### flow/config.mk
export PLATFORM = sky130hd
export DESIGN_NAME = int_calc
export DESIGN_NICKNAME = int_calc
export VERILOG_FILES = /design/flow/design.v
export SDC_FILE = /design/flow/constraint.sdc
export NUM_CORES = 4
export LEC_CHECK = 0
export CAP_MARGIN = 20
export CORE_MARGIN = 2
export CORE_UTILIZATION = 57
export SETUP_SLACK_MARGIN = 1.5
export SLEW_MARGIN = 20
### flow/constraint.sdc
create_clock -name core_clock -period 10.6 [get_ports {clk}]
set_input_delay 2.1200 -clock core_clock [delete_from_list [all_inputs] [get_ports {clk}]]
set_output_delay 2.1200 -clock core_clock [all_outputs]
set_load 0.01 [all_outputs]
### flow/design.v
`timescale 1ns / 1ps
module adder_1bit(a, b, ci, s, co);
	input wire a,b,ci;
	output wire s,co;
	and (c1,a,b), (c2,b,ci), (c3,a,ci);
	xor (s1,a,b), (s,s1,ci);
	or (co,c1,c2,c3);
endmodule
`timescale 1ns / 1ps
module adder_32bits(A, B, Ctr, S, Co,Cy);
	parameter size=32;
   input [size:1] A;
   input [size:1] B;
   input Ctr;
   output [size:1] S;
   output Co;
	output Cy;
	wire[size-1:1]  Ctemp;
	wire[size:1]    Bo;
	assign Bo={32{Ctr}}^B;
adder_1bit 	A1(.a(A[1]),.b(Bo[1]),.ci(Ctr),.s(S[1]),.co(Ctemp[1])),
		A2(A[2],Bo[2],Ctemp[1],S[2],Ctemp[2]),
		A3(A[3],Bo[3],Ctemp[2],S[3],Ctemp[3]),
		A4(A[4],Bo[4],Ctemp[3],S[4],Ctemp[4]),
		A5(A[5],Bo[5],Ctemp[4],S[5],Ctemp[5]),
		A6(A[6],Bo[6],Ctemp[5],S[6],Ctemp[6]),
		A7(A[7],Bo[7],Ctemp[6],S[7],Ctemp[7]),
		A8(A[8],Bo[8],Ctemp[7],S[8],Ctemp[8]),
		A9(A[9],Bo[9],Ctemp[8],S[9],Ctemp[9]),
		A10(A[10],Bo[10],Ctemp[9],S[10],Ctemp[10]),
		A11(A[11],Bo[11],Ctemp[10],S[11],Ctemp[11]),
		A12(A[12],Bo[12],Ctemp[11],S[12],Ctemp[12]),
		A13(A[13],Bo[13],Ctemp[12],S[13],Ctemp[13]),
		A14(A[14],Bo[14],Ctemp[13],S[14],Ctemp[14]),
		A15(A[15],Bo[15],Ctemp[14],S[15],Ctemp[15]),
		A16(A[16],Bo[16],Ctemp[15],S[16],Ctemp[16]),
		A17(A[17],Bo[17],Ctemp[16],S[17],Ctemp[17]),
		A18(A[18],Bo[18],Ctemp[17],S[18],Ctemp[18]),
		A19(A[19],Bo[19],Ctemp[18],S[19],Ctemp[19]),
		A20(A[20],Bo[20],Ctemp[19],S[20],Ctemp[20]),
		A21(A[21],Bo[21],Ctemp[20],S[21],Ctemp[21]),
		A22(A[22],Bo[22],Ctemp[21],S[22],Ctemp[22]),
		A23(A[23],Bo[23],Ctemp[22],S[23],Ctemp[23]),
		A24(A[24],Bo[24],Ctemp[23],S[24],Ctemp[24]),
		A25(A[25],Bo[25],Ctemp[24],S[25],Ctemp[25]),
		A26(A[26],Bo[26],Ctemp[25],S[26],Ctemp[26]),
		A27(A[27],Bo[27],Ctemp[26],S[27],Ctemp[27]),
		A28(A[28],Bo[28],Ctemp[27],S[28],Ctemp[28]),
		A29(A[29],Bo[29],Ctemp[28],S[29],Ctemp[29]),
		A30(A[30],Bo[30],Ctemp[29],S[30],Ctemp[30]),
		A31(A[31],Bo[31],Ctemp[30],S[31],Ctemp[31]),
		A32(A[32],Bo[32],Ctemp[31],S[32],Co);
		assign Cy=(!(A[32]^Bo[32]))*(A[32]^S[32]);
endmodule
module mul_32_32_64(clk, rst, start, a, b, out, idle);
   input clk;
   input rst;
   input start;
   input [31:0] a, b;
   output reg [63:0] out;
   output idle;
   reg [63:0]        out_r;
   parameter START = 1'b0, CALC = 1'b1;
   reg [4:0]         count;
   reg               state;
   reg               last;
   wire [33:0]       tmp_sum;
   wire [33:0]       a_ext;
   wire [33:0]       addend;
   wire [2:0]        booth;
   assign idle = (state == START);
   assign a_ext = {{2{a[31]}}, a};
   assign booth = {out_r[1:0], last};
   assign addend = (booth[1] ^ booth[0]) ? a_ext : {a_ext[32:0], 1'b0} & {34{booth[2] ^ booth[0]}};
   assign tmp_sum = {{2{out_r[63]}}, out_r[63:32]} + (addend ^ {34{booth[2]}}) + {33'b0, booth[2]};
   always @(posedge clk) begin
      if (rst) begin
         state <= START;
         count <= 5'b00000;
      end else begin
      case (state)
        START: begin
           if (start) begin
              out_r <= {32'b0, b};
              last <= 1'b0;
              count <= 5'b00000;
              state <= CALC;
           end
        end
        CALC: begin
           if (~count[4]) begin
              count <= count + 1;
              out_r[63:30] <= tmp_sum[33:0];
              out_r[29:0] <= out_r[31:2];
              last <= out_r[1];
           end  
           else begin
              out <= out_r;
              state <= START;
              count <= 5'b00000;
           end
        end  
        default:;
      endcase  
      end
   end  
endmodule  
module div_64_32_32(clk, rst, start, a, b, quo, mod, idle);
   input clk;
   input rst;
   input start;
   input [63:0] a;
   input [31:0] b;
   output reg [31:0] quo, mod;
   output idle;
   reg [31:0]        quo_r;
   reg [33:0]        mod_r;
   parameter START = 2'b00, CALC = 2'b01, FIN = 2'b11;
   reg [1:0]         state;
   reg [4:0]         count;
   wire [33:0]       b_ext;
   wire [33:0]       tmp_sum;
   reg               op;
   assign idle = (state == START);
   assign b_ext = {2'b00, b};
   assign tmp_sum = mod_r + (b_ext ^ {34{op}}) + {33'b0, op};
   always @(posedge clk) begin
      if (rst) begin
         state <= START;
         count <= 5'b00000;
      end else begin
      case (state)
        START: begin
           if (start) begin
              mod_r <= {1'b0, a[63:31]};
              quo_r <= {a[30:0], 1'b0};
              op <= 1;     
              count <= 5'b00000;
              state <= CALC;
           end
        end
        CALC: begin
           if (count != 5'b11111) begin
              mod_r <= {tmp_sum[32:0], quo_r[31]};
              quo_r <= {quo_r[30:0], ~tmp_sum[33]};
              op <= ~tmp_sum[33];
              count <= count + 1;
           end
           else begin
              quo_r <= {quo_r[30:0], ~tmp_sum[33]};
              mod_r <= tmp_sum[33] ? tmp_sum + b_ext : tmp_sum;
              state <= FIN;
              count <= 5'b00000;
           end
        end
        FIN: begin
           quo <= quo_r;
           mod <= mod_r[31:0];
           state <= START;
           count <= 5'b00000;
        end
        default: state <= START;
      endcase  
      end
   end  
endmodule  
module int_calc(clk, rst, start, A, B, done, int_add, int_sub, int_mul, int_div, int_mod, addCo, addCy, subCo, subCy);
   input clk;
   input rst;
   input start;
   input [63:0] A;
   input [31:0] B;
   output done;
   output [31:0] int_add;
   output [31:0] int_sub;
   output [63:0] int_mul;
   output [31:0] int_div;
   output [31:0] int_mod;
	output addCo;
	output addCy;
	output subCo;
	output subCy;
   reg [31:0] a_r;
   reg [31:0] b_r;
   reg        busy;
   wire       mul_idle;
   wire       div_idle;
   assign done = busy & mul_idle & div_idle;
   always @(posedge clk) begin
      if (start) begin
         a_r <= A[31:0];
         b_r <= B;
      end
      if (rst) busy <= 1'b0;
      else if (start) busy <= 1'b1;
      else if (done) busy <= 1'b0;
   end
   adder_32bits adder(.A(a_r),
                      .B(b_r),
                      .Ctr(1'b0),
                      .S(int_add),
                      .Co(addCo),
                      .Cy(addCy));
   adder_32bits suber(.A(a_r),
                      .B(b_r),
                      .Ctr(1'b1),
                      .S(int_sub),
                      .Co(subCo),
                      .Cy(subCy));
   mul_32_32_64 muler(.clk(clk),
                      .rst(rst),
                      .start(start),
                      .a(a_r),
                      .b(B),
                      .out(int_mul),
                      .idle(mul_idle));
   div_64_32_32 diver(.clk(clk),
                      .rst(rst),
                      .start(start),
                      .a(A),
                      .b(b_r),
                      .quo(int_div),
                      .mod(int_mod),
                      .idle(div_idle));
endmodule  
### flow/run.sh
#!/bin/bash
# the make line also repeats each setting of config.mk as NAME=value (left out here)
make -C /OpenROAD-flow-scripts/flow DESIGN_CONFIG=/design/flow/config.mk WORK_HOME=/design/flow/orfs CLKGATE_MAP_FILE= finish
==> out/summary.txt, run 1 <==
number of hold violations in the final report = 0
CP Depth = 36
ao+oa area frac = 15.2%
routed len/inst = 22.5 um
part of the Yosys area used for sequential elements = 48.4%
Starting DRT DRC Count = 1168
clock-pin slew of the registers on the worst-case setup and hold paths = 0.06 ns
clock network fraction of design power = 27.9%
Data required, critical path = 8.48 ns
sequential group share of total power = 35.3%
area of the core = 35700 sq um
dominant synthesized flop cell = edfxtp_1
Buffers on Ports = 295
post-detailed-placement cell area = 24000 sq um
DRC violations left = 0
pre-CTS WS = -4.80 ns
synthesized area per cell = 11.3 sq um
vertical die size = 195 um
stage delay of the slowest cell on the critical path = 0.43 ns
insertion delay to the later sink of the worst-skew pair = 0.56 ns
worst hold start = diver.quo_r[9]
unrepaired setup endpoints after global routing = yes
met3 demand-to-capacity share in global routing = 4.60%
endpoint kind of the worst setup timing path = output pin
Data arrival, critical path = 13.43 ns
number of iterations in the first detailed-routing pass = 5
leading power group = combinational logic
cell with the largest stage delay on the worst path = fa_1
largest voltage drop on the vdd net = 0.000163 V
clock tree from TritonCTS = done
Critical Path Most Common Cell = fa_2
total power density per cell area = 181 nW/um^2
critical path start-end classification = register to output pin
worst hold path endpoint = diver.quo[9]
number of nets in the layout = 2347
cell type contributing the most total cell area after synthesis = edfxtp_1
post-DP HPWL = 43.3 mm
crit path time final = 15.55 ns
post-synthesis to final-layout area growth = 22.0%
max-capacitance violation count = 0
power of the sequential group = 1610 uW
overall die area = 37900 sq um
internal power summed over all cells = 3030 uW
final number of max-transition violations = 0
post-synth cell types = 88
switching power as a share of total power = 33.8%
list of most frequent post-synthesis cells = edfxtp_1, nor2_1, a21oi_1, inv_1, ha_1
simple-gate area share of the yosys netlist = 9.28%
power after layout = 4580 uW
share of total power in combinational logic = 36.9%
number of enable flip-flop cells = 324
net switching power = 1550 uW
Die Width = 195 um
GRT Total Usage = 30.6%
cell row count = 69
cell depth of the worst hold path = 0
initial cell density of the core = 58.1%
total global routing overflow = 0
Design Area, Final = 25300 sq um
maximum number of pins on one net before global-route repair = 67
total vias in the final route = 15.4k
wirelength, routed = 57.8 mm
post-synth design cell area = 20700 sq um
worst reg2reg path depth = 25
boundary pin count = 296
cell family with the largest share of critical-path delay = adder cells
r2r setup slk = 4.16 ns
Dominant combinational family = AND-OR/OR-AND gates
# setup viols final = 30
static leakage power = 0.00955 uW
Nets at Floorplan = 2093
power consumed by combinational cells = 1690 uW
vias in the first global route = 15.1k
relative max-transition margin = 32.5%
first-pass GRT wire length = 88.7 mm
clock sink count = 339
power consumed by the clock network = 1270 uW
Yosys Warn Count = 7
termination of the worst setup path = subCy
mux share = 4.35%
Critical Path Source = b_r[0]
global routing usage on met1 = 43.2%
adder-cell share of the synthesized area = 12.4%
measured slew at the worst slew-check pin = 1.01 ns
WP buf/inv = 2
maximum net fanout on the critical path = 2
checks failing in the layout checks = negative setup slack
worst flop-to-flop path startpoint = b_r[0]
met2 Usage GRT = 48.3%
post-synthesis xor/xnor area fraction = 4.52%
fmax = 64.3 MHz
register bit total from synthesis = 339
global placement routability congestion = 0.913
Cells after Synth = 1827
number of vias per cell after detailed routing = 6.02
Root Buffer = clkbuf_16
Max Clock Skew = 0.0195 ns
gr busiest metal = met2
result of the run = failed layout checks
most repeated cell in the gate-level netlist after synthesis = edfxtp_1
largest buffer count on any clock path = 3
H-tree depth = 2
Post-synth area hogs = edfxtp_1, fa_1, ha_1, mux2_2, a21oi_1
reg2reg end = diver.mod_r[31]
yosys stat cell total = 1827
post-synth area from yosys stat = 20700 sq um
number of warnings in the stage logs = 33
kind of path behind the tightest hold check = register to register
utilization after layout = 70.9%
number of nets still failing antenna checks after routing = 0
crit path launch type = register
proportion of synthesized flip-flops having asynchronous set or reset = 0%
post-route fraction of the period consumed by the critical path = 147%
CTS Buf Count = 37
Final Worst Setup Slack = -4.95 ns
antenna violations before repair = 1
top area contributor share = 47.0%
==> metrics by stage <==
| step | setup TNS [ns] | hold slack [ns] | std cells |
|---|---|---|---|
| floorplan | -51.07 | 0.420 | 1827 |
| global placement | -67.56 | 0.424 | 2499 |
| detailed placement | -69.87 | 0.427 | 2499 |
| CTS | -77.72 | 0.437 | 2564 |
| global route | -85.45 | 0.441 | 2566 |
| finish | -77.67 | 0.439 | 2566 |
==> final cells by class <==
cell class,count,area (sq um)
antenna,1,2.50
clock buffer,44,983
clock inverter,18,185
fill,2527,10400
inverter,117,439
multi-input combinational,1240,9690
sequential,339,10000
tap,461,577
timing repair buffer,346,3360
==> repair_timing <==
item                                    in CTS  in global routing
endpoints found under the setup margin      40                 40
gates resized                              206                 20
pin swaps                                    1                  1
buffers inserted                             3                  1
hold buffers                                 0                  0
==> per-layer routing <==
metal  part of all wire (%)  up-vias
met5                      0        -
met4                    3.3        0
met3                    6.9       95
met2                     46      642
met1                     44     7519
li1                       -     7187
==> inputs of run 2 (changes only) <==
- CAP_MARGIN: 20 -> 30
- CELL_PAD_IN_SITES_DETAIL_PLACEMENT: default -> 1
- CORE_ASPECT_RATIO: default -> 0.75
- CORE_UTILIZATION: 57 -> 19
- CTS_CLUSTER_SIZE: default -> 31
- GPL_ROUTABILITY_DRIVEN: default -> 0
- MAX_ROUTING_LAYER: default -> met4
- PLACE_DENSITY_LB_ADDON: default -> 0.08
- SETUP_SLACK_MARGIN: 1.5 -> 5.0
- TNS_END_PERCENT: default -> 45
- clock period: 10.6 -> 29.9 ns (I/O delays scaled with it)
==> run 2 against run 1 <==
Cell area grew 4.4%. Critical path depth did not move. The run now finishes clean. Wire length grew 40%. Via count decreased by 1.3%. Sequential cell count stayed put. Total power fell by 62%. Sequential power shrank 64%. Critical path type unchanged. Highest routed layer unchanged. Clock skew down 0.0058 ns. Global-route usage is 16 points lower. Worst setup slack better by 12 ns. Core utilization is 46 points lower.
==> out/summary.txt, run 2 <==
result of the run = no timing/DRC/antenna violations
worst hold path endpoint = diver.quo[1]
r2r setup slk = 23.50 ns
overall die area = 112000 sq um
fmax = 44.1 MHz
boundary pin count = 296
post-synth design cell area = 20700 sq um
cell type contributing the most total cell area after synthesis = edfxtp_1
adder-cell share of the synthesized area = 12.4%
worst reg2reg path depth = 22
register bit total from synthesis = 339
unrepaired setup endpoints after global routing = no
Data arrival, critical path = 16.71 ns
Max Clock Skew = 0.0138 ns
largest buffer count on any clock path = 3
insertion delay to the later sink of the worst-skew pair = 0.59 ns
proportion of synthesized flip-flops having asynchronous set or reset = 0%
max-capacitance violation count = 0
Die Width = 385 um
number of hold violations in the final report = 0
clock sink count = 339
vertical die size = 290 um
vias in the first global route = 16.0k
leading power group = combinational logic
post-synth cell types = 88
Post-synth area hogs = edfxtp_1, fa_1, ha_1, mux2_2, a21oi_1
antenna violations before repair = 4
power consumed by the clock network = 545 uW
wirelength, routed = 81.1 mm
CP Depth = 36
relative max-transition margin = 38.7%
kind of path behind the tightest hold check = register to register
maximum net fanout on the critical path = 7
dominant synthesized flop cell = edfxtp_1
worst hold start = diver.quo_r[1]
Starting DRT DRC Count = 758
number of iterations in the first detailed-routing pass = 4
Yosys Warn Count = 7
# setup viols final = 0
post-synthesis to final-layout area growth = 27.4%
cell depth of the worst hold path = 0
number of gates resized after cts = 0
Dominant combinational family = AND-OR/OR-AND gates
Data required, critical path = 23.92 ns
top area contributor share = 47.0%
H-tree depth = 2
critical path start-end classification = register to output pin
crit path time final = 22.69 ns
number of warnings in the stage logs = 28
termination of the worst setup path = addCy
switching power as a share of total power = 34.7%
sequential group share of total power = 33.5%
Sum Neg Setup Slack = 0 ns
DRC violations left = 0
Root Buffer = clkbuf_16
stage delay of the slowest cell on the critical path = 0.54 ns
simple-gate area share of the yosys netlist = 9.28%
number of nets in the layout = 2328
Critical Path Source = a_r[0]
total vias in the final route = 15.2k
pre-CTS WS = 7.59 ns
number of nets still failing antenna checks after routing = 0
endpoint kind of the worst setup timing path = output pin
ao+oa area frac = 15.2%
initial cell density of the core = 19.2%
static leakage power = 0.00955 uW
routed len/inst = 23.0 um
WP buf/inv = 2
measured slew at the worst slew-check pin = 0.919 ns
mux share = 4.35%
most repeated cell in the gate-level netlist after synthesis = edfxtp_1
cell with the largest stage delay on the worst path = clkdlybuf4s50_1
power of the sequential group = 581 uW
reg2reg end = diver.mod_r[31]
worst flop-to-flop path startpoint = diver.op
Buffers on Ports = 295
Hold Worst Slack = 0.448 ns
Nets at Floorplan = 2093
final number of max-transition violations = 0
crit path launch type = register
post-synth area from yosys stat = 20700 sq um
list of most frequent post-synthesis cells = edfxtp_1, nor2_1, a21oi_1, inv_1, ha_1
synthesized area per cell = 11.3 sq um
cell row count = 104
post-DP HPWL = 62.3 mm
share of total power in combinational logic = 35.1%
post-synthesis xor/xnor area fraction = 4.52%
part of the Yosys area used for sequential elements = 48.4%
setup fix buffers added after clock tree synthesis = 0
first-pass GRT wire length = 116 mm
largest voltage drop on the vdd net = 0.0000290 V
Cells after Synth = 1827
GRT Total Usage = 14.6%
power consumed by combinational cells = 610 uW
cell family with the largest share of critical-path delay = adder cells
net switching power = 603 uW
total power density per cell area = 65.8 nW/um^2
internal power summed over all cells = 1130 uW
fin cells = 3523
Critical Path Most Common Cell = fa_1
clock-pin slew of the registers on the worst-case setup and hold paths = 0.06 ns
total global routing overflow = 0
clock network fraction of design power = 31.4%
clock tree from TritonCTS = done
area of the core = 108000 sq um
number of enable flip-flop cells = 324
number of vias per cell after detailed routing = 4.33
yosys stat cell total = 1827
CTS Buf Count = 44
post-route fraction of the period consumed by the critical path = 75.9%
maximum number of pins on one net before global-route repair = 67
Cell Count Post-Placement = 3445
Final Worst Setup Slack = 7.21 ns
utilization after layout = 24.5%
number of antenna cells inserted = 0
hold_buf cts = 0
[run 2: through the flow]
step                      total power [uW]  instance area [sq um]
final                                 1740                  26400
after global routing                  1840                  26400
after CTS                             1770                  26300
after detailed placement              1200                  24900
after global placement                1200                  24900
after floorplan                        999                  20700
[run 2: per-layer routing]
metal  GRT usage (%)  up-vias  share of wire [%]
li1                -     7155                  -
met1            21.7     7757                 52
met2            20.9      254                 43
met3            2.11       73                3.5
met4            3.01        0                1.8
met5               -        -                  0
[run 2: layout make-up]
cell class | instances | area (sq um)
well taps | 1431 | 1790
inverters | 117 | 439
repair buffers | 320 | 3180
clock inverters | 23 | 264
multi-input cells | 1240 | 9520
clock buffers | 53 | 1160
flip-flops and latches | 339 | 10000
fillers | 12000 | 81400
==> inputs of run 3 (changes only) <==
- ABC_AREA: default -> 1
- CAP_MARGIN: 30 -> 20
- CELL_PAD_IN_SITES_DETAIL_PLACEMENT: 1 -> default
- CORE_ASPECT_RATIO: 0.75 -> default
- CORE_UTILIZATION: 19 -> 72
- CTS_CLUSTER_SIZE: 31 -> 23
- GPL_ROUTABILITY_DRIVEN: 0 -> default
- MAX_ROUTING_LAYER: met4 -> default
- PLACE_DENSITY_LB_ADDON: 0.08 -> 0.1
- SETUP_SLACK_MARGIN: 5.0 -> 1.5
- TNS_END_PERCENT: 45 -> default
- clock period: 29.9 -> 12.2 ns (I/O delays scaled with it)
==> run 3 against run 2 <==
Clock power grew 110%. The layout now fails its checks (negative setup slack). Synthesized cell count up 38%. Worst setup slack worse by 11 ns. Non-clock buffer count is 14 higher. Global-route usage up 32 points. Register-to-register slack lost 17 ns. Count of clock-buffer cells in the layout is 9 lower. Critical path depth up 1. Sequential share of layout area about the same.
==> out/summary.txt, run 3 <==
clock-pin slew of the registers on the worst-case setup and hold paths = 0.06 ns
post-synthesis xor/xnor area fraction = 4.11%
yosys stat cell total = 2524
leading power group = combinational logic
Data required, critical path = 9.76 ns
total power density per cell area = 167 nW/um^2
mux share = 0%
unrepaired setup endpoints after global routing = yes
routed len/inst = 23.2 um
number of iterations in the first detailed-routing pass = 22
boundary pin count = 296
result of the run = failed layout checks
critical path start-end classification = register to output pin
r2r setup slk = 6.62 ns
synthesized area per cell = 8.71 sq um
power after layout = 4410 uW
Max Clock Skew = 0.0226 ns
number of warnings in the stage logs = 31
area of the core = 29900 sq um
number of nets still failing antenna checks after routing = 0
list of most frequent post-synthesis cells = nand2_1, inv_1, edfxtp_1, nor2_1, a21oi_1
power of the sequential group = 1420 uW
internal power summed over all cells = 2640 uW
clock tree from TritonCTS = done
Buffers on Ports = 295
stage delay of the slowest cell on the critical path = 0.44 ns
H-tree depth = 2
power consumed by the clock network = 1120 uW
sequential group share of total power = 32.1%
total global routing overflow = 0
# setup viols final = 25
antenna violations before repair = 3
max-capacitance violation count = 0
maximum net fanout on the critical path = 2
top area contributor share = 44.3%
wirelength, routed = 74.3 mm
dominant synthesized flop cell = edfxtp_1
static leakage power = 0.0116 uW
final number of max-transition violations = 0
worst flop-to-flop path startpoint = diver.op
clock network fraction of design power = 25.3%
cell depth of the worst hold path = 0
fmax = 61.6 MHz
Final Worst Setup Slack = -4.03 ns
Yosys Warn Count = 7
net switching power = 1760 uW
largest voltage drop on the vdd net = 0.000123 V
Cells after Synth = 2524
pre-CTS WS = -3.80 ns
post-synth design cell area = 22000 sq um
switching power as a share of total power = 40.0%
endpoint kind of the worst setup timing path = output pin
Cell Count Post-Placement = 3133
Data arrival, critical path = 13.79 ns
Critical Path Most Common Cell = fa_2
register bit total from synthesis = 339
cell with the largest stage delay on the worst path = fa_2
power consumed by combinational cells = 1870 uW
Nets at Floorplan = 2790
Post-synth area hogs = edfxtp_1, nand2_1, fa_1, inv_1, ha_1
measured slew at the worst slew-check pin = 1.09 ns
fin cells = 3204
vertical die size = 179 um
share of total power in combinational logic = 42.5%
total vias in the final route = 20.5k
number of hold violations in the final report = 0
proportion of synthesized flip-flops having asynchronous set or reset = 0%
crit path launch type = register
Starting DRT DRC Count = 3398
clock sink count = 339
worst hold start = muler.out_r[8]
worst hold path endpoint = muler.out[8]
cell type contributing the most total cell area after synthesis = edfxtp_1
number of vias per cell after detailed routing = 6.39
maximum number of pins on one net before global-route repair = 69
crit path time final = 16.23 ns
post-route fraction of the period consumed by the critical path = 133%
cell row count = 63
DRC violations left = 0
initial cell density of the core = 73.6%
cell family with the largest share of critical-path delay = adder cells
Root Buffer = clkbuf_16
post-synth area from yosys stat = 22000 sq um
reg2reg end = diver.mod_r[29]
WP buf/inv = 3
post-synth cell types = 50
simple-gate area share of the yosys netlist = 21.4%
part of the Yosys area used for sequential elements = 45.6%
number of enable flip-flop cells = 324
most repeated cell in the gate-level netlist after synthesis = nand2_1
relative max-transition margin = 27.3%
number of nets in the layout = 3050
adder-cell share of the synthesized area = 11.7%
GRT Total Usage = 46.5%
ao+oa area frac = 8.01%
kind of path behind the tightest hold check = register to register
post-DP HPWL = 52.9 mm
largest buffer count on any clock path = 3
Die Width = 179 um
worst reg2reg path depth = 23
CP Depth = 37
termination of the worst setup path = subCy
vias in the first global route = 20.2k
Critical Path Source = b_r[0]
Sum Neg Setup Slack = -57.41 ns
global placement routability congestion = 1.15
Dominant combinational family = simple AND/OR/NAND/NOR gates
overall die area = 31900 sq um
post-synthesis to final-layout area growth = 19.9%
CTS Buf Count = 36
Hold Worst Slack = 0.449 ns
first-pass GRT wire length = 111 mm
insertion delay to the later sink of the worst-skew pair = 0.54 ns
checks failing in the layout checks = negative setup slack
==> run 3: through the flow <==
| stage | instance area [sq um] | util [%] |
|---|---|---|
| final | 26400 | 88.2 |
| after floorplan | 22200 | - |
| after CTS | 26300 | 88.2 |
| after detailed placement | 25200 | 84.3 |
| after global routing | 26400 | 88.2 |
| after global placement | 25200 | 84.3 |
==> run 3: final cells by class <==
cell class,count,area (sq um)
Antenna cell,3,7.51
Multi-Input combinational cell,1725,10100
Sequential cell,339,10000
Fill cell,1406,3520
Tap cell,390,488
Inverter,348,1310
Clock inverter,21,189
Clock buffer,44,973
Timing Repair Buffer,334,3210
==> run 3: routing by layer <==
metal | track usage, % | routed length [um]
met3 | 13.4 | 10900
met5 | 0.160 | 0
met1 | 55.1 | 23100
met2 | 74.9 | 34100
met4 | 29.6 | 6190
==> run 3: repair_timing <==
action / CTS / global route
resized: 142 / 6
pin swaps: 5 / 3
endpoints found under the setup margin: 34 / 36
cloned: 0 / 0
buffers inserted: 3 / 0
hold buffers: 0 / 0
==> inputs of run 4 (changes only) <==
- ABC_AREA: 1 -> default
- CAP_MARGIN: 20 -> 15
- CORE_ASPECT_RATIO: default -> 0.75
- CORE_UTILIZATION: 72 -> 19
- CTS_CLUSTER_SIZE: 23 -> 31
- GPL_ROUTABILITY_DRIVEN: default -> 0
- PLACE_DENSITY_LB_ADDON: 0.1 -> 0.08
- SETUP_SLACK_MARGIN: 1.5 -> default
- clock period: 12.2 -> 13.4 ns (I/O delays scaled with it)
==> run 4 against run 3 <==
Largest cell class is now sequential cells. Via count shrank 26%. Still fails the layout checks on negative setup slack. Die size increased to 3.5 times the previous value. Critical endpoint unchanged. Largest power group unchanged. Clock skew increased by 0.0082 ns. Wire length rose by 4.6%.
==> out/summary.txt, run 4 <==
relative max-transition margin = 32.0%
stage delay of the slowest cell on the critical path = 0.44 ns
number of hold violations in the final report = 0
insertion delay to the later sink of the worst-skew pair = 0.60 ns
simple-gate area share of the yosys netlist = 9.28%
unrepaired setup endpoints after global routing = yes
Critical Path Source = b_r[0]
cell depth of the worst hold path = 0
number of nets still failing antenna checks after routing = 0
total global routing overflow = 0
Starting DRT DRC Count = 1037
antenna violations before repair = 4
worst hold path endpoint = muler.out[5]
most repeated cell in the gate-level netlist after synthesis = edfxtp_1
reg2reg end = diver.mod_r[32]
total vias in the final route = 15.1k
Data required, critical path = 10.72 ns
kind of path behind the tightest hold check = register to register
post-synth design cell area = 20700 sq um
largest buffer count on any clock path = 3
static leakage power = 0.00960 uW
number of vias per cell after detailed routing = 4.26
leading power group = combinational logic
critical path start-end classification = register to output pin
fmax = 62.2 MHz
checks failing in the layout checks = negative setup slack
maximum number of pins on one net before global-route repair = 67
worst hold start = muler.out_r[5]
GRT Total Usage = 13.7%
share of total power in combinational logic = 35.0%
number of warnings in the stage logs = 31
mux share = 4.35%
top area contributor share = 47.0%
DRC violations left = 0
WP buf/inv = 2
cell with the largest stage delay on the worst path = fa_2
Critical Path Most Common Cell = fa_2
net switching power = 1340 uW
vias in the first global route = 15.4k
initial cell density of the core = 19.2%
overall die area = 112000 sq um
power consumed by combinational cells = 1360 uW
list of most frequent post-synthesis cells = edfxtp_1, nor2_1, a21oi_1, inv_1, ha_1
Root Buffer = clkbuf_16
worst reg2reg path depth = 19
Max Clock Skew = 0.0307 ns
maximum net fanout on the critical path = 2
Data arrival, critical path = 13.39 ns
Buffers on Ports = 295
vertical die size = 290 um
endpoint kind of the worst setup timing path = output pin
internal power summed over all cells = 2540 uW
Final Worst Setup Slack = -2.67 ns
termination of the worst setup path = subCy
routed len/inst = 21.9 um
register bit total from synthesis = 339
hold_buf cts = 0
proportion of synthesized flip-flops having asynchronous set or reset = 0%
cell row count = 104
clock network fraction of design power = 31.6%
post-synth cell types = 88
wirelength, routed = 77.7 mm
yosys stat cell total = 1827
max-capacitance violation count = 0
result of the run = failed layout checks
dominant synthesized flop cell = edfxtp_1
Dominant combinational family = AND-OR/OR-AND gates
switching power as a share of total power = 34.5%
synthesized area per cell = 11.3 sq um
number of iterations in the first detailed-routing pass = 5
clock sink count = 339
area of the core = 108000 sq um
Cells after Synth = 1827
sequential group share of total power = 33.4%
adder-cell share of the synthesized area = 12.4%
boundary pin count = 296
largest voltage drop on the vdd net = 0.0000728 V
Hold Worst Slack = 0.439 ns
crit path launch type = register
total power density per cell area = 145 nW/um^2
measured slew at the worst slew-check pin = 1.02 ns
clock tree from TritonCTS = done
crit path time final = 16.07 ns
worst flop-to-flop path startpoint = diver.op
first-pass GRT wire length = 111 mm
cell family with the largest share of critical-path delay = adder cells
fillers = 11.4k
power of the sequential group = 1290 uW
post-detailed-placement cell area = 25200 sq um
Nets at Floorplan = 2093
post-DP HPWL = 59.3 mm
part of the Yosys area used for sequential elements = 48.4%
r2r setup slk = 7.06 ns
power consumed by the clock network = 1220 uW
CP Depth = 36
# setup viols final = 17
H-tree depth = 2
number of nets in the layout = 2344
post-route fraction of the period consumed by the critical path = 120%
CTS Buf Count = 43
post-synth area from yosys stat = 20700 sq um
Die Width = 385 um
ao+oa area frac = 15.2%
post-synthesis to final-layout area growth = 28.7%
post-synthesis xor/xnor area fraction = 4.52%
Yosys Warn Count = 7
utilization after layout = 24.7%
final number of max-transition violations = 0
number of enable flip-flop cells = 324
clock-pin slew of the registers on the worst-case setup and hold paths = 0.06 ns
Post-synth area hogs = edfxtp_1, fa_1, ha_1, mux2_2, a21oi_1
Design Area, Final = 26700 sq um
cell type contributing the most total cell area after synthesis = edfxtp_1
-- run 4: area by class of cell --
cell class,instances,area [sq um],area share (%)
inverters,117,439,1.65
clock buffers,50,1140,4.30
multi-input cells,1240,9680,36.3
clock inverters,26,290,1.09
repair buffers,337,3270,12.3
well taps,1431,1790,6.72
flip-flops and latches,339,10000,37.6
diodes,2,5.00,0.0188
-- run 4: per-layer routing --
metal	share of wire, %	up-vias	wire [um]	track usage [%]
met1	51	7460	39700	20.5
met2	41	349	32100	19.6
li1	-	7211	-	-
met5	0	-	0	0
met3	5.6	76	4330	3.06
met4	2.0	0	1520	3.11
-- run 4: repair_timing --
item / CTS / global route
pin swaps: 2 / 4
endpoints found under the setup margin: 19 / 21
buffers inserted: 1 / 1
resized: 69 / 14
-- run 4: stage by stage --
stage          total power [uW]  std cells  TNS, ns  worst slack [ns]
3_3_place_gp               2690       3463   -20.68             -2.58
3_5_place_dp               2680       3463   -21.54             -2.63
2_1_floorplan              2240       1827   -10.40             -1.80
6_report                   3870       3542   -24.57             -2.67
5_1_grt                    4130       3540   -31.88             -3.21
4_1_cts                    3930       3540   -27.54             -2.88
==> inputs of run 5 (changes only) <==
- CAP_MARGIN: 15 -> 20
- CORE_ASPECT_RATIO: 0.75 -> default
- CORE_UTILIZATION: 19 -> 68
- CTS_CLUSTER_DIAMETER: default -> 42
- CTS_CLUSTER_SIZE: 31 -> 17
- GPL_ROUTABILITY_DRIVEN: 0 -> default
- PLACE_DENSITY_LB_ADDON: 0.08 -> 0.26
- SETUP_SLACK_MARGIN: default -> 1.84
- clock period: 13.4 -> 12.3 ns (I/O delays scaled with it)
==> run 5 against run 4 <==
Critical endpoint unchanged. Clock power increased by about 10%. Non-clock buffer count is 4 higher. The layout still fails its checks (negative setup slack). Largest power group unchanged. Largest cell class unchanged. First-iteration DRC count went up to 2.8 times the previous value. Total power rose by 11%. Count of clock-buffer cells in the layout is 4 lower. Global-route usage grew 28 points. Worst setup slack got worse by 0.92 ns. Die size fell by 71%. Core utilization grew 61 points.
==> out/summary.txt, run 5 <==
measured slew at the worst slew-check pin = 1.06 ns
power consumed by combinational cells = 1540 uW
crit path launch type = register
static leakage power = 0.00971 uW
relative max-transition margin = 28.6%
post-synthesis to final-layout area growth = 23.3%
final number of max-transition violations = 0
worst flop-to-flop path startpoint = diver.op
number of nets in the layout = 2349
post-route fraction of the period consumed by the critical path = 129%
post-synthesis xor/xnor area fraction = 4.52%
cell with the largest stage delay on the worst path = fa_2
adder-cell share of the synthesized area = 12.4%
cell row count = 63
maximum net fanout on the critical path = 2
clock-pin slew of the registers on the worst-case setup and hold paths = 0.06 ns
Buffers on Ports = 295
Critical Path Source = b_r[0]
fmax = 62.9 MHz
insertion delay to the later sink of the worst-skew pair = 0.55 ns
power of the sequential group = 1400 uW
ao+oa area frac = 15.2%
post-detailed-placement cell area = 23900 sq um
first-pass GRT wire length = 99.6 mm
endpoint kind of the worst setup timing path = output pin
Design Area, Final = 25500 sq um
clock network fraction of design power = 31.5%
WP buf/inv = 2
worst reg2reg path depth = 21
internal power summed over all cells = 2770 uW
worst hold path endpoint = muler.out[18]
H-tree depth = 2
initial cell density of the core = 69.5%
critical path start-end classification = register to output pin
largest voltage drop on the vdd net = 0.000178 V
post-synth cell types = 88
DRC violations left = 0
stage delay of the slowest cell on the critical path = 0.44 ns
# setup viols final = 23
hold_buf cts = 0
number of enable flip-flop cells = 324
routed len/inst = 26.9 um
most repeated cell in the gate-level netlist after synthesis = edfxtp_1
power after layout = 4290 uW
wirelength, routed = 67.5 mm
total global routing overflow = 0
proportion of synthesized flip-flops having asynchronous set or reset = 0%
Root Buffer = clkbuf_16
result of the run = failed layout checks
GRT Total Usage = 41.8%
Dominant combinational family = AND-OR/OR-AND gates
part of the Yosys area used for sequential elements = 48.4%
number of hold violations in the final report = 0
dominant synthesized flop cell = edfxtp_1
Data arrival, critical path = 13.43 ns
net switching power = 1520 uW
top area contributor share = 47.0%
mux share = 4.35%
Die Width = 179 um
list of most frequent post-synthesis cells = edfxtp_1, nor2_1, a21oi_1, inv_1, ha_1
worst hold start = muler.out_r[18]
CTS Buf Count = 44
fillers = 1418
r2r setup slk = 5.87 ns
number of vias per cell after detailed routing = 6.85
cell depth of the worst hold path = 0
sequential group share of total power = 32.6%
Critical Path Most Common Cell = fa_2
yosys stat cell total = 1827
unrepaired setup endpoints after global routing = yes
clock tree from TritonCTS = done
synthesized area per cell = 11.3 sq um
cell family with the largest share of critical-path delay = adder cells
clock sink count = 339
Nets at Floorplan = 2093
post-synth design cell area = 20700 sq um
simple-gate area share of the yosys netlist = 9.28%
reg2reg end = diver.mod_r[33]
register bit total from synthesis = 339
number of nets still failing antenna checks after routing = 0
checks failing in the layout checks = negative setup slack
Max Clock Skew = 0.0153 ns
termination of the worst setup path = subCy
crit path time final = 15.89 ns
vias in the first global route = 16.8k
post-synth area from yosys stat = 20700 sq um
switching power as a share of total power = 35.4%
global placement routability congestion = 0.989
largest buffer count on any clock path = 3
maximum number of pins on one net before global-route repair = 71
CP Depth = 36
power consumed by the clock network = 1350 uW
leading power group = combinational logic
Post-synth area hogs = edfxtp_1, fa_1, ha_1, mux2_2, a21oi_1
kind of path behind the tightest hold check = register to register
Data required, critical path = 9.84 ns
number of iterations in the first detailed-routing pass = 9
total power density per cell area = 168 nW/um^2
total vias in the final route = 17.2k
vertical die size = 179 um
post-DP HPWL = 46.0 mm
boundary pin count = 296
Cells after Synth = 1827
Final Worst Setup Slack = -3.59 ns
max-capacitance violation count = 0
antenna violations before repair = 6
area of the core = 29800 sq um
share of total power in combinational logic = 35.9%
number of warnings in the stage logs = 32
Yosys Warn Count = 7
overall die area = 31900 sq um
Starting DRT DRC Count = 2892
cell type contributing the most total cell area after synthesis = edfxtp_1
run 5: area by class of cell:
cell class                 instances  area (sq um)  area share [%]
clock buffer                      46          1130            4.42
antenna                            3          7.51          0.0294
tap                              390           488            1.91
multi-input combinational       1240          9690            37.9
timing repair buffer             341          3350            13.1
sequential                       339         10000            39.3
inverter                         117           439            1.72
clock inverter                    33           404            1.58
run 5: through the flow:
| stage | setup slack, ns | std cells | hold slack, ns | util, % | TNS [ns] |
|---|---|---|---|---|---|
| 6_report | -3.59 | 2509 | 0.446 | 85.7 | -43.47 |
| 5_1_grt | -3.95 | 2509 | 0.456 | 85.7 | -48.64 |
| 4_1_cts | -3.65 | 2505 | 0.442 | 85.4 | -43.54 |
| 3_5_place_dp | -3.44 | 2422 | 0.431 | 80.2 | -37.42 |
| 3_3_place_gp | -3.29 | 2422 | 0.425 | 80.2 | -34.04 |
| 2_1_floorplan | -2.68 | 1827 | 0.420 | - | -22.95 |
run 5: metal layers:
layer	up-vias	track usage (%)	wire [um]
met5	-	0	24
met4	4	17.5	3500
met3	325	9.38	8400
met2	1514	66.6	31400
met1	8118	55.7	24200
li1	7219	-	-
run 5: repair_timing:
action | in CTS | in global routing
resized | 172 | 19
buffers inserted | 4 | 0
pin swaps | 1 | 4
endpoints found under the setup margin | 34 | 35
hold endpoints to repair | 0 | 0
==> inputs of run 6 (changes only) <==
- ABC_AREA: default -> 1
- CAP_MARGIN: 20 -> 30
- CORE_ASPECT_RATIO: default -> 0.68
- CORE_MARGIN: 2 -> 6
- CORE_UTILIZATION: 68 -> 66
- CTS_CLUSTER_DIAMETER: 42 -> 68
- CTS_CLUSTER_SIZE: 17 -> default
- GPL_ROUTABILITY_DRIVEN: default -> 0
- GPL_TIMING_DRIVEN: default -> 0
- MAX_ROUTING_LAYER: default -> met5
- PLACE_DENSITY: default -> 0.9
- PLACE_DENSITY_LB_ADDON: 0.26 -> default
- SETUP_SLACK_MARGIN: 1.84 -> default
- SLEW_MARGIN: 20 -> 10
- clock period: 12.3 -> 21.9 ns (I/O delays scaled with it)
==> run 6 against run 5 <==
Now clean on timing, DRC and antenna. Global-route usage down 3.3 points. Critical path type unchanged. Synthesized cell count up 38%. Synthesized area up 6.1%. Sequential cell count unchanged. Cell area up 5.4%. Via count up 21%. Critical path depth up 1. Worst hold slack about the same. Die size up 19%. Clock skew up 0.0064 ns. Non-clock buffer count up 79. Sequential share of layout area down 2.0 points.
==> out/summary.txt, run 6 <==
total global routing overflow = 0
static leakage power = 0.0119 uW
Starting DRT DRC Count = 3863
CTS Buf Count = 35
endpoint kind of the worst setup timing path = output pin
leading power group = combinational logic
cell row count = 54
boundary pin count = 296
power consumed by the clock network = 629 uW
worst hold start = muler.out_r[18]
routed len/inst = 22.7 um
clock tree from TritonCTS = done
wirelength, routed = 75.4 mm
power consumed by combinational cells = 1100 uW
yosys stat cell total = 2524
cell depth of the worst hold path = 0
worst reg2reg path depth = 23
post-synth area from yosys stat = 22000 sq um
termination of the worst setup path = subCy
worst flop-to-flop path startpoint = diver.op
clock network fraction of design power = 25.0%
number of iterations in the first detailed-routing pass = 14
synthesized area per cell = 8.71 sq um
area of the core = 32400 sq um
relative max-transition margin = 32.7%
WP buf/inv = 3
number of gates resized after cts = 0
critical path start-end classification = register to output pin
unrepaired setup endpoints after global routing = no
post-synthesis xor/xnor area fraction = 4.11%
clock sink count = 339
dominant synthesized flop cell = edfxtp_1
fin cells = 3315
hold_buf cts = 0
Critical Path Most Common Cell = fa_1
reg2reg end = diver.mod_r[29]
switching power as a share of total power = 39.4%
setup fix buffers added after clock tree synthesis = 0
Die Width = 233 um
CP Depth = 37
H-tree depth = 2
register bit total from synthesis = 339
number of vias per cell after detailed routing = 6.27
insertion delay to the later sink of the worst-skew pair = 0.55 ns
proportion of synthesized flip-flops having asynchronous set or reset = 0%
number of hold violations in the final report = 0
Root Buffer = clkbuf_16
Sum Neg Setup Slack = 0 ns
Cell Count Post-Placement = 3249
kind of path behind the tightest hold check = register to register
Data arrival, critical path = 17.14 ns
list of most frequent post-synthesis cells = nand2_1, inv_1, edfxtp_1, nor2_1, a21oi_1
number of nets in the layout = 3135
crit path time final = 21.52 ns
initial cell density of the core = 67.8%
stage delay of the slowest cell on the critical path = 0.56 ns
max-capacitance violation count = 0
maximum net fanout on the critical path = 3
final number of max-transition violations = 0
sequential group share of total power = 31.3%
Nets at Floorplan = 2790
Data required, critical path = 17.52 ns
r2r setup slk = 15.97 ns
cell with the largest stage delay on the worst path = clkdlybuf4s50_1
vertical die size = 162 um
overall die area = 37900 sq um
measured slew at the worst slew-check pin = 1.01 ns
vias in the first global route = 20.0k
maximum number of pins on one net before global-route repair = 53
simple-gate area share of the yosys netlist = 21.4%
power of the sequential group = 790 uW
worst hold path endpoint = muler.out[18]
top area contributor share = 44.3%
number of antenna cells inserted = 0
post-route fraction of the period consumed by the critical path = 98.3%
total power density per cell area = 93.6 nW/um^2
most repeated cell in the gate-level netlist after synthesis = nand2_1
# setup viols final = 0
share of total power in combinational logic = 43.7%
post-synthesis to final-layout area growth = 22.5%
Cells after Synth = 2524
first-pass GRT wire length = 112 mm
adder-cell share of the synthesized area = 11.7%
largest buffer count on any clock path = 3
cell family with the largest share of critical-path delay = adder cells
Max Clock Skew = 0.0217 ns
post-DP HPWL = 58.2 mm
crit path launch type = register
number of enable flip-flop cells = 324
cell type contributing the most total cell area after synthesis = edfxtp_1
DRC violations left = 0
mux share = 0%
largest voltage drop on the vdd net = 0.0000905 V
number of nets still failing antenna checks after routing = 0
total vias in the final route = 20.8k
result of the run = no timing/DRC/antenna violations
utilization after layout = 83.0%
clock-pin slew of the registers on the worst-case setup and hold paths = 0.06 ns
Post-synth area hogs = edfxtp_1, nand2_1, fa_1, inv_1, ha_1
net switching power = 992 uW
part of the Yosys area used for sequential elements = 45.6%
antenna violations before repair = 4
ao+oa area frac = 8.01%
Buffers on Ports = 295
fmax = 46.5 MHz
Dominant combinational family = simple AND/OR/NAND/NOR gates
number of warnings in the stage logs = 28
GRT Total Usage = 38.5%
power after layout = 2520 uW
Yosys Warn Count = 7
internal power summed over all cells = 1530 uW
post-synth design cell area = 22000 sq um
post-synth cell types = 50
Critical Path Source = a_r[0]
run 6: per-stage QoR:
stage / instance area [sq um] / hold slack [ns] / setup slack, ns
floorplan: 22000 / 0.421 / 2.45
global placement: 25500 / 0.430 / 1.28
detailed placement: 25700 / 0.432 / 1.14
CTS: 26900 / 0.446 / 0.275
global route: 26900 / 0.462 / 0.0425
finish: 26900 / 0.445 / 0.379
run 6: cell type report:
class | count | area, sq um
clock buffers | 47 | 952
flip-flops and latches | 339 | 10000
multi-input cells | 1725 | 9980
repair buffers | 308 | 3200
plain buffers | 112 | 686
clock inverters | 16 | 235
well taps | 420 | 526
fillers | 1843 | 5510
inverters | 348 | 1310
run 6: routing by layer:
layer	global-route usage, %	wire (um)	vias up
met5	0	39	-
met4	19.6	5150	8
met1	50.5	26400	9372
li1	-	-	8899
met2	55.6	30800	2028
met3	15.4	13000	477
==> inputs of run 7 (changes only) <==
- ABC_AREA: 1 -> default
- CAP_MARGIN: 30 -> 20
- CORE_ASPECT_RATIO: 0.68 -> default
- CORE_MARGIN: 6 -> 2
- CORE_UTILIZATION: 66 -> 51
- CTS_CLUSTER_DIAMETER: 68 -> 368
- GPL_ROUTABILITY_DRIVEN: 0 -> default
- MAX_ROUTING_LAYER: met5 -> default
- PLACE_DENSITY: 0.9 -> 0.92
- SLEW_MARGIN: 10 -> 20
- clock period: 21.9 -> 19.6 ns (I/O delays scaled with it)
==> run 7 against run 6 <==
Wire length is 17% lower. Worst hold slack worse by 0.0032 ns. Critical endpoint is now int_sub[31]. Core utilization shrank 18 points. Global-route usage shrank 9.0 points. Register-to-register slack got worse by 3.0 ns. Sequential share of layout area grew 1.2 points. Non-clock buffer count rose by 22. Clock skew is 0.0017 ns higher. Die size grew 11%. Sequential cell count unchanged. Largest cell class unchanged.
==> out/summary.txt, run 7 <==
result of the run = no timing/DRC/antenna violations
GRT Total Usage = 29.6%
total global routing overflow = 0
Post-synth area hogs = edfxtp_1, fa_1, ha_1, mux2_2, a21oi_1
yosys stat cell total = 1827
clock network fraction of design power = 28.8%
net switching power = 872 uW
first-pass GRT wire length = 93.9 mm
number of vias per cell after detailed routing = 6.00
power consumed by combinational cells = 969 uW
Dominant combinational family = AND-OR/OR-AND gates
Yosys Warn Count = 7
post-synth cell types = 88
endpoint kind of the worst setup timing path = output pin
cell family with the largest share of critical-path delay = adder cells
part of the Yosys area used for sequential elements = 48.4%
Design Area, Final = 26100 sq um
top area contributor share = 47.0%
critical path start-end classification = register to output pin
worst flop-to-flop path startpoint = diver.op
post-synthesis to final-layout area growth = 26.1%
clock tree from TritonCTS = done
reg2reg end = diver.mod_r[32]
initial cell density of the core = 51.9%
H-tree depth = 2
most repeated cell in the gate-level netlist after synthesis = edfxtp_1
final number of max-transition violations = 0
insertion delay to the later sink of the worst-skew pair = 0.57 ns
synthesized area per cell = 11.3 sq um
post-DP HPWL = 48.3 mm
power of the sequential group = 884 uW
global placement routability congestion = 0.966
post-synth design cell area = 20700 sq um
cell depth of the worst hold path = 0
proportion of synthesized flip-flops having asynchronous set or reset = 0%
list of most frequent post-synthesis cells = edfxtp_1, nor2_1, a21oi_1, inv_1, ha_1
simple-gate area share of the yosys netlist = 9.28%
number of enable flip-flop cells = 324
Starting DRT DRC Count = 1667
# setup viols final = 0
CP Depth = 36
Nets at Floorplan = 2093
DRC violations left = 0
CTS Buf Count = 38
total power density per cell area = 99.7 nW/um^2
routed len/inst = 23.0 um
sequential group share of total power = 34.0%
crit path time final = 19.21 ns
WP buf/inv = 4
maximum number of pins on one net before global-route repair = 45
total vias in the final route = 16.4k
Max Clock Skew = 0.0235 ns
post-synth area from yosys stat = 20700 sq um
post-synthesis xor/xnor area fraction = 4.52%
number of hold violations in the final report = 0
vias in the first global route = 16.5k
power consumed by the clock network = 750 uW
adder-cell share of the synthesized area = 12.4%
wirelength, routed = 62.9 mm
Die Width = 206 um
Critical Path Most Common Cell = fa_2
measured slew at the worst slew-check pin = 1.15 ns
Critical Path Source = b_r[0]
boundary pin count = 296
largest buffer count on any clock path = 3
post-route fraction of the period consumed by the critical path = 98.0%
ao+oa area frac = 15.2%
clock-pin slew of the registers on the worst-case setup and hold paths = 0.06 ns
dominant synthesized flop cell = edfxtp_1
overall die area = 42200 sq um
number of warnings in the stage logs = 28
max-capacitance violation count = 0
number of nets in the layout = 2444
switching power as a share of total power = 33.5%
worst reg2reg path depth = 19
leading power group = combinational logic
cell row count = 73
maximum net fanout on the critical path = 3
number of iterations in the first detailed-routing pass = 9
register bit total from synthesis = 339
cell with the largest stage delay on the worst path = fa_1
clock sink count = 339
hold_buf cts = 0
static leakage power = 0.00989 uW
termination of the worst setup path = int_sub[31]
cell type contributing the most total cell area after synthesis = edfxtp_1
stage delay of the slowest cell on the critical path = 0.47 ns
post-detailed-placement cell area = 24700 sq um
relative max-transition margin = 23.1%
antenna violations before repair = 4
area of the core = 39900 sq um
number of nets still failing antenna checks after routing = 0
fmax = 52.1 MHz
worst hold path endpoint = muler.out[29]
mux share = 4.35%
Data arrival, critical path = 15.29 ns
Buffers on Ports = 294
utilization after layout = 65.4%
Data required, critical path = 15.68 ns
kind of path behind the tightest hold check = register to register
r2r setup slk = 12.96 ns
largest voltage drop on the vdd net = 0.0000794 V
crit path launch type = register
worst hold start = muler.out_r[29]
Root Buffer = clkbuf_16
Cells after Synth = 1827
vertical die size = 206 um
share of total power in combinational logic = 37.2%
internal power summed over all cells = 1730 uW
-- run 7: per-stage QoR --
stage / worst slack (ns) / setup TNS (ns) / total power, uW / hold slack [ns] / cells
global route: -0.00583 / -0.00583 / 2720 / 0.451 / 2735
floorplan: 0.637 / 0 / 1520 / 0.420 / 1827
global placement: -0.407 / -1.35 / 1800 / 0.427 / 2646
finish: 0.391 / 0 / 2600 / 0.442 / 2735
detailed placement: -0.654 / -2.81 / 1830 / 0.430 / 2659
CTS: 0.00745 / 0 / 2590 / 0.442 / 2730
-- run 7: routing by layer --
| layer | global-route usage, % | routed length [um] | up-vias |
|---|---|---|---|
| met3 | 5.37 | 5420 | 192 |
| met4 | 13.8 | 2910 | 0 |
| met1 | 36.5 | 23700 | 7919 |
| met2 | 50.4 | 30900 | 912 |
| met5 | 0 | 0 | - |
| li1 | - | - | 7389 |
-- run 7: area by class of cell --
class | instances | area, sq um
diodes | 3 | 7.51
clock inverters | 21 | 275
multi-input cells | 1240 | 9640
fillers | 2891 | 13800
repair buffers | 311 | 3290
clock buffers | 48 | 1010
flip-flops and latches | 339 | 10000
plain buffers | 131 | 762
well taps | 525 | 657
inverters | 117 | 439
-- run 7: timing repair --
item / 4_1_cts / 5_1_grt
resized: 38 / 11
endpoints found under the hold margin: 0 / 0
pin swaps: 4 / 3
setup endpoints to repair: 10 / 4
setup buffers: 2 / 2
==> inputs of run 8 (changes only) <==
- CORE_UTILIZATION: 51 -> 32
- CTS_CLUSTER_DIAMETER: 368 -> default
- GPL_TIMING_DRIVEN: 0 -> default
- PLACE_DENSITY: 0.92 -> default
- SETUP_SLACK_MARGIN: default -> 1.5
- clock period: 19.6 -> 19.2 ns (I/O delays scaled with it)
==> run 8 against run 7 <==
Sequential cell count did not move. Worst setup slack improved by 1.2 ns. Synthesized cell count unchanged. First-iteration DRC count down 27%. Cell area shrank 1.7%. Core utilization decreased by 25 points. Critical endpoint is now addCy.
==> out/summary.txt, run 8 <==
post-synth area from yosys stat = 20700 sq um
proportion of synthesized flip-flops having asynchronous set or reset = 0%
maximum net fanout on the critical path = 2
Buffers on Ports = 295
post-DP HPWL = 47.7 mm
vias in the first global route = 15.4k
switching power as a share of total power = 33.4%
worst hold start = diver.quo_r[9]
synthesized area per cell = 11.3 sq um
initial cell density of the core = 32.2%
number of warnings in the stage logs = 29
cell depth of the worst hold path = 0
register bit total from synthesis = 339
Data required, critical path = 15.36 ns
wirelength, routed = 62.7 mm
top area contributor share = 47.0%
critical path start-end classification = register to output pin
leading power group = combinational logic
number of vias per cell after detailed routing = 5.15
share of total power in combinational logic = 35.2%
post-synth design cell area = 20700 sq um
hold_buf cts = 0
power consumed by the clock network = 770 uW
crit path time final = 17.57 ns
result of the run = no timing/DRC/antenna violations
sequential group share of total power = 34.9%
DRC violations left = 0
area of the core = 64200 sq um
boundary pin count = 296
clock sink count = 339
number of iterations in the first detailed-routing pass = 6
clock network fraction of design power = 29.9%
power consumed by combinational cells = 907 uW
post-synthesis xor/xnor area fraction = 4.52%
worst hold path endpoint = diver.quo[9]
r2r setup slk = 12.99 ns
CTS Buf Count = 40
Nets at Floorplan = 2093
yosys stat cell total = 1827
Critical Path Source = b_r[0]
number of hold violations in the final report = 0
unrepaired setup endpoints after global routing = yes
# setup viols final = 0
termination of the worst setup path = addCy
H-tree depth = 2
simple-gate area share of the yosys netlist = 9.28%
worst reg2reg path depth = 19
Hold Worst Slack = 0.440 ns
overall die area = 66800 sq um
number of nets in the layout = 2323
Max Clock Skew = 0.0246 ns
fmax = 56.9 MHz
cell type contributing the most total cell area after synthesis = edfxtp_1
relative max-transition margin = 34.4%
measured slew at the worst slew-check pin = 0.981 ns
post-route fraction of the period consumed by the critical path = 91.5%
WP buf/inv = 2
static leakage power = 0.00945 uW
antenna violations before repair = 3
adder-cell share of the synthesized area = 12.4%
vertical die size = 258 um
power of the sequential group = 901 uW
maximum number of pins on one net before global-route repair = 61
mux share = 4.35%
cell family with the largest share of critical-path delay = adder cells
total power density per cell area = 100 nW/um^2
cell with the largest stage delay on the worst path = fa_1
CP Depth = 36
Critical Path Most Common Cell = fa_2
Post-synth area hogs = edfxtp_1, fa_1, ha_1, mux2_2, a21oi_1
insertion delay to the later sink of the worst-skew pair = 0.56 ns
Sum Neg Setup Slack = 0 ns
part of the Yosys area used for sequential elements = 48.4%
clock-pin slew of the registers on the worst-case setup and hold paths = 0.06 ns
post-synthesis to final-layout area growth = 23.9%
internal power summed over all cells = 1720 uW
reg2reg end = diver.mod_r[32]
GRT Total Usage = 18.5%
most repeated cell in the gate-level netlist after synthesis = edfxtp_1
Root Buffer = clkbuf_16
Starting DRT DRC Count = 1218
ao+oa area frac = 15.2%
routed len/inst = 21.3 um
Yosys Warn Count = 7
utilization after layout = 40.0%
post-synth cell types = 88
total vias in the final route = 15.2k
net switching power = 862 uW
dominant synthesized flop cell = edfxtp_1
cell row count = 93
kind of path behind the tightest hold check = register to register
global placement routability congestion = 0.898
largest voltage drop on the vdd net = 0.0000639 V
crit path launch type = register
number of nets still failing antenna checks after routing = 0
max-capacitance violation count = 0
number of enable flip-flop cells = 324
final number of max-transition violations = 0
endpoint kind of the worst setup timing path = output pin
Data arrival, critical path = 13.73 ns
Dominant combinational family = AND-OR/OR-AND gates
worst flop-to-flop path startpoint = diver.op
largest buffer count on any clock path = 3
total global routing overflow = 0
first-pass GRT wire length = 94.0 mm
Cells after Synth = 1827
Die Width = 258 um
stage delay of the slowest cell on the critical path = 0.45 ns
list of most frequent post-synthesis cells = edfxtp_1, nor2_1, a21oi_1, inv_1, ha_1
clock tree from TritonCTS = done
[run 8: cell type report]
cell class	instances	area (sq um)
antenna	2	5.00
clock buffer	47	1050
clock inverter	26	269
fill	6127	38600
inverter	117	439
multi-input combinational	1240	9680
sequential	339	10000
tap	855	1070
timing repair buffer	319	3120
[run 8: timing repair]
action | CTS | global route
buffers inserted | 5 | 0
pin swaps | 58 | 0
resized | 21 | 11
endpoints found under the setup margin | 12 | 6
[run 8: routing by layer]
metal / share of wire, % / up-vias / routed length (um) / global-route usage, %
met2: 46 / 494 / 28800 / 29.6
met1: 44 / 7414 / 27600 / 24.8
met5: 0 / - / 0 / 0
met4: 3.1 / 0 / 1970 / 6.26
li1: - / 7149 / - / -
met3: 6.8 / 97 / 4270 / 3.96
[run 8: through the flow]
step / total power [uW] / instance area [sq um] / std cells / setup WS, ns
after CTS: 2600 / 25700 / 2943 / 1.51
after global placement: 1800 / 24300 / 2865 / 0.638
after floorplan: 1560 / 20800 / 1827 / 1.50
after global routing: 2730 / 25700 / 2945 / 1.23
after detailed placement: 1820 / 24300 / 2865 / 0.453
final: 2580 / 25700 / 2945 / 1.63
==> inputs of run 9 (changes only) <==
- CORE_UTILIZATION: 32 -> 15
- clock period: 19.2 -> 23.7 ns (I/O delays scaled with it)
==> run 9 against run 8 <==
Worst hold slack improved by 0.0029 ns. Final cell count rose by 32%. Worst setup slack improved by 0.55 ns. Clock power down 6.1%. Total power fell by 14%. Register-to-register slack improved by 4.6 ns. Combinational power down 17%. Sequential power down 18%. Largest cell class unchanged. Via count grew 2.1%. Synthesized cell count stayed put. First-iteration DRC count is 4.8% lower. Sequential share of layout area is 1.8 points lower.
==> out/summary.txt, run 9 <==
crit path launch type = register
kind of path behind the tightest hold check = register to register
Dominant combinational family = AND-OR/OR-AND gates
number of warnings in the stage logs = 28
global placement routability congestion = 0.886
top area contributor share = 47.0%
net switching power = 773 uW
clock network fraction of design power = 32.7%
fmax = 46.5 MHz
cell row count = 136
power consumed by combinational cells = 752 uW
hold_buf cts = 0
power consumed by the clock network = 723 uW
Data required, critical path = 18.96 ns
number of enable flip-flop cells = 324
post-DP HPWL = 64.7 mm
worst hold path endpoint = diver.quo[10]
overall die area = 141000 sq um
max-capacitance violation count = 0
Data arrival, critical path = 16.78 ns
CTS Buf Count = 47
post-synth design cell area = 20700 sq um
antenna violations before repair = 19
adder-cell share of the synthesized area = 12.4%
clock sink count = 339
crit path time final = 21.52 ns
GRT Total Usage = 11.3%
number of nets in the layout = 2329
vias in the first global route = 15.0k
clock tree from TritonCTS = done
stage delay of the slowest cell on the critical path = 0.55 ns
cell type contributing the most total cell area after synthesis = edfxtp_1
unrepaired setup endpoints after global routing = no
boundary pin count = 296
WP buf/inv = 3
global routing usage on met1 = 15.5%
total power density per cell area = 82.1 nW/um^2
number of hold violations in the final report = 0
result of the run = no timing/DRC/antenna violations
part of the Yosys area used for sequential elements = 48.4%
power after layout = 2210 uW
routed len/inst = 21.0 um
synthesized area per cell = 11.3 sq um
switching power as a share of total power = 35.0%
total global routing overflow = 0
Cells after Synth = 1827
measured slew at the worst slew-check pin = 0.989 ns
met2 Usage GRT = 17.1%
endpoint kind of the worst setup timing path = output pin
post-route fraction of the period consumed by the critical path = 90.8%
met3 demand-to-capacity share in global routing = 3.80%
list of most frequent post-synthesis cells = edfxtp_1, nor2_1, a21oi_1, inv_1, ha_1
DRC violations left = 0
maximum number of pins on one net before global-route repair = 66
Buffers on Ports = 295
cell with the largest stage delay on the worst path = fa_1
Nets at Floorplan = 2093
reg2reg end = diver.mod_r[32]
Die Width = 376 um
post-synthesis to final-layout area growth = 30.0%
worst reg2reg path depth = 21
mux share = 4.35%
H-tree depth = 2
Post-synth area hogs = edfxtp_1, fa_1, ha_1, mux2_2, a21oi_1
gr busiest metal = met2
worst flop-to-flop path startpoint = diver.op
Starting DRT DRC Count = 1159
Yosys Warn Count = 7
Design Area, Final = 26900 sq um
first-pass GRT wire length = 113 mm
CP Depth = 37
post-synth cell types = 88
final number of max-transition violations = 0
post-synth area from yosys stat = 20700 sq um
simple-gate area share of the yosys netlist = 9.28%
cell depth of the worst hold path = 0
Critical Path Most Common Cell = fa_1
Max Clock Skew = 0.0453 ns
register bit total from synthesis = 339
dominant synthesized flop cell = edfxtp_1
utilization after layout = 19.6%
r2r setup slk = 17.56 ns
Critical Path Source = a_r[0]
number of iterations in the first detailed-routing pass = 5
wirelength, routed = 82.1 mm
vertical die size = 376 um
clock-pin slew of the registers on the worst-case setup and hold paths = 0.05 ns
leading power group = combinational logic
multi-input combinational cell area = 9530 sq um
power of the sequential group = 735 uW
area of the core = 137000 sq um
insertion delay to the later sink of the worst-skew pair = 0.64 ns
Sum Neg Setup Slack = 0 ns
relative max-transition margin = 34.1%
termination of the worst setup path = subCy
critical path start-end classification = register to output pin
initial cell density of the core = 15.1%
yosys stat cell total = 1827
ao+oa area frac = 15.2%
post-synthesis xor/xnor area fraction = 4.52%
largest buffer count on any clock path = 3
total vias in the final route = 15.5k
internal power summed over all cells = 1440 uW
post-detailed-placement cell area = 25300 sq um
proportion of synthesized flip-flops having asynchronous set or reset = 0%
fillers = 14.8k
# setup viols final = 0
worst hold start = diver.quo_r[10]
maximum net fanout on the critical path = 7
cell family with the largest share of critical-path delay = adder cells
number of nets still failing antenna checks after routing = 0
most repeated cell in the gate-level netlist after synthesis = edfxtp_1
Seq. cell area = 10000 sq um
share of total power in combinational logic = 34.0%
Root Buffer = clkbuf_16
sequential group share of total power = 33.3%
static leakage power = 0.00957 uW
number of vias per cell after detailed routing = 3.97
largest voltage drop on the vdd net = 0.0000498 V
-- run 9: per-stage QoR --
stage / cells / hold slack (ns) / setup slack (ns)
final: 3901 / 0.443 / 2.18
after global routing: 3895 / 0.449 / 1.50
after CTS: 3892 / 0.443 / 1.77
after detailed placement: 3805 / 0.428 / 2.44
after global placement: 3805 / 0.425 / 2.62
after floorplan: 1827 / 0.420 / 3.92
-- run 9: layout make-up --
class / count / area share [%]
antenna: 6 / 0.0557
clock buffer: 56 / 4.49
clock inverter: 31 / 1.25
inverter: 117 / 1.63
multi-input combinational: 1240 / 35.4
sequential: 339 / 37.2
tap: 1794 / 8.33
timing repair buffer: 318 / 11.6
-- run 9: per-layer routing --
| layer | vias to the layer above | routed length (um) |
|---|---|---|
| met5 | - | 113 |
| met4 | 16 | 1560 |
| met3 | 100 | 7980 |
| met2 | 542 | 35100 |
| met1 | 7631 | 37300 |
| li1 | 7186 | - |
-- run 9: what timing repair did --
action	4_1_cts	5_1_grt
resized	0	3
buffers inserted	0	3
endpoints found under the setup margin	0	2
==> inputs of run 10 (changes only) <==
- CORE_UTILIZATION: 15 -> 72
- CTS_CLUSTER_SIZE: default -> 39
- PLACE_DENSITY_LB_ADDON: default -> 0.27
- SETUP_SLACK_MARGIN: 1.5 -> -1.38
- TNS_END_PERCENT: default -> 5
- clock period: 23.7 -> 13.7 ns (I/O delays scaled with it)
==> run 10 against run 9 <==
The layout now fails its checks (negative setup slack). Synthesized cell count unchanged. Core utilization increased by 68 points. Non-clock buffer count increased by 15. Sequential cell count unchanged. Worst setup slack got worse by 4.8 ns.
==> out/summary.txt, run 10 <==
total global routing overflow = 0
Sum Neg Setup Slack = -29.16 ns
termination of the worst setup path = subCy
boundary pin count = 296
maximum number of pins on one net before global-route repair = 70
list of most frequent post-synthesis cells = edfxtp_1, nor2_1, a21oi_1, inv_1, ha_1
utilization after layout = 87.6%
cell family with the largest share of critical-path delay = adder cells
post-synth cell types = 88
maximum net fanout on the critical path = 3
H-tree depth = 2
clock network fraction of design power = 27.1%
Critical Path Most Common Cell = fa_2
clock-pin slew of the registers on the worst-case setup and hold paths = 0.07 ns
critical path start-end classification = register to output pin
result of the run = failed layout checks
relative max-transition margin = 27.2%
Data arrival, critical path = 13.62 ns
number of hold violations in the final report = 0
post-DP HPWL = 45.2 mm
CTS Buf Count = 36
number of enable flip-flop cells = 324
number of warnings in the stage logs = 31
Hold Worst Slack = 0.443 ns
DRC violations left = 0
cell row count = 62
fillers = 1330
wirelength, routed = 66.8 mm
adder-cell share of the synthesized area = 12.4%
yosys stat cell total = 1827
Final Worst Setup Slack = -2.66 ns
Die Width = 174 um
Data required, critical path = 10.96 ns
hold_buf cts = 0
vertical die size = 174 um
Buffers on Ports = 295
Cells after Synth = 1827
Nets at Floorplan = 2093
CP Depth = 37
unrepaired setup endpoints after global routing = yes
first-pass GRT wire length = 99.7 mm
proportion of synthesized flip-flops having asynchronous set or reset = 0%
top area contributor share = 47.0%
GRT Total Usage = 43.2%
mux share = 4.35%
final number of max-transition violations = 0
cell with the largest stage delay on the worst path = fa_1
checks failing in the layout checks = negative setup slack
total power density per cell area = 144 nW/um^2
cell depth of the worst hold path = 0
Post-synth area hogs = edfxtp_1, fa_1, ha_1, mux2_2, a21oi_1
post-synth design cell area = 20700 sq um
post-route fraction of the period consumed by the critical path = 119%
kind of path behind the tightest hold check = register to register
ao+oa area frac = 15.2%
antenna violations before repair = 6
# setup viols final = 20
dominant synthesized flop cell = edfxtp_1
area of the core = 28500 sq um
worst reg2reg path depth = 20
vias in the first global route = 17.0k
net switching power = 1270 uW
crit path time final = 16.36 ns
post-synthesis xor/xnor area fraction = 4.52%
worst hold start = diver.quo_r[13]
fmax = 61.1 MHz
measured slew at the worst slew-check pin = 1.09 ns
clock sink count = 339
share of total power in combinational logic = 37.5%
reg2reg end = diver.mod_r[31]
max-capacitance violation count = 0
synthesized area per cell = 11.3 sq um
Root Buffer = clkbuf_16
cell type contributing the most total cell area after synthesis = edfxtp_1
static leakage power = 0.00943 uW
insertion delay to the later sink of the worst-skew pair = 0.53 ns
register bit total from synthesis = 339
Max Clock Skew = 0.0204 ns
leading power group = combinational logic
overall die area = 30100 sq um
WP buf/inv = 3
Starting DRT DRC Count = 2788
simple-gate area share of the yosys netlist = 9.28%
worst flop-to-flop path startpoint = diver.op
power consumed by combinational cells = 1350 uW
part of the Yosys area used for sequential elements = 48.4%
number of nets still failing antenna checks after routing = 0
Dominant combinational family = AND-OR/OR-AND gates
number of iterations in the first detailed-routing pass = 14
largest buffer count on any clock path = 3
number of nets in the layout = 2333
Yosys Warn Count = 7
crit path launch type = register
number of vias per cell after detailed routing = 6.96
power consumed by the clock network = 976 uW
total vias in the final route = 17.3k
worst hold path endpoint = diver.quo[13]
most repeated cell in the gate-level netlist after synthesis = edfxtp_1
global placement routability congestion = 0.961
initial cell density of the core = 72.5%
power of the sequential group = 1270 uW
endpoint kind of the worst setup timing path = output pin
run 10: through the flow:
step                      area [sq um]  setup WS [ns]  instances  total power, uW
after floorplan                  20900          -1.56       1827             2190
after global placement           23800          -2.18       2408             2480
after detailed placement         23800          -2.51       2408             2540
after CTS                        25000          -2.75       2474             3520
after global routing             25000          -2.92       2481             3710
final                            25000          -2.66       2482             3600
run 10: what timing repair did:
action / in CTS / in global routing
pin swaps: 19 / 5
resized: 38 / 2
setup buffers: 4 / 0
setup endpoints to repair: 12 / 14
run 10: area by class of cell:
| type | instances | area, sq um | share of cell area [%] |
|---|---|---|---|
| sequential | 339 | 10000 | 40.1 |
| clock buffer | 47 | 973 | 3.89 |
| clock inverter | 15 | 153 | 0.610 |
| tap | 384 | 480 | 1.92 |
| multi-input combinational | 1240 | 9690 | 38.7 |
| antenna | 7 | 17.5 | 0.0700 |
| inverter | 117 | 439 | 1.76 |
| timing repair buffer | 333 | 3230 | 12.9 |
run 10: per-layer routing:
metal | up-vias | routed length (um) | share of wire [%] | track usage, %
met2 | 1620 | 31100 | 47 | 70.0
met4 | 0 | 4380 | 6.6 | 23.0
met5 | - | 0 | 0 | 0
li1 | 7167 | - | - | -
met1 | 8088 | 22700 | 34 | 53.9
met3 | 390 | 8570 | 13 | 11.1
Power figures rest on the tool's default switching activity, not on a simulated workload.
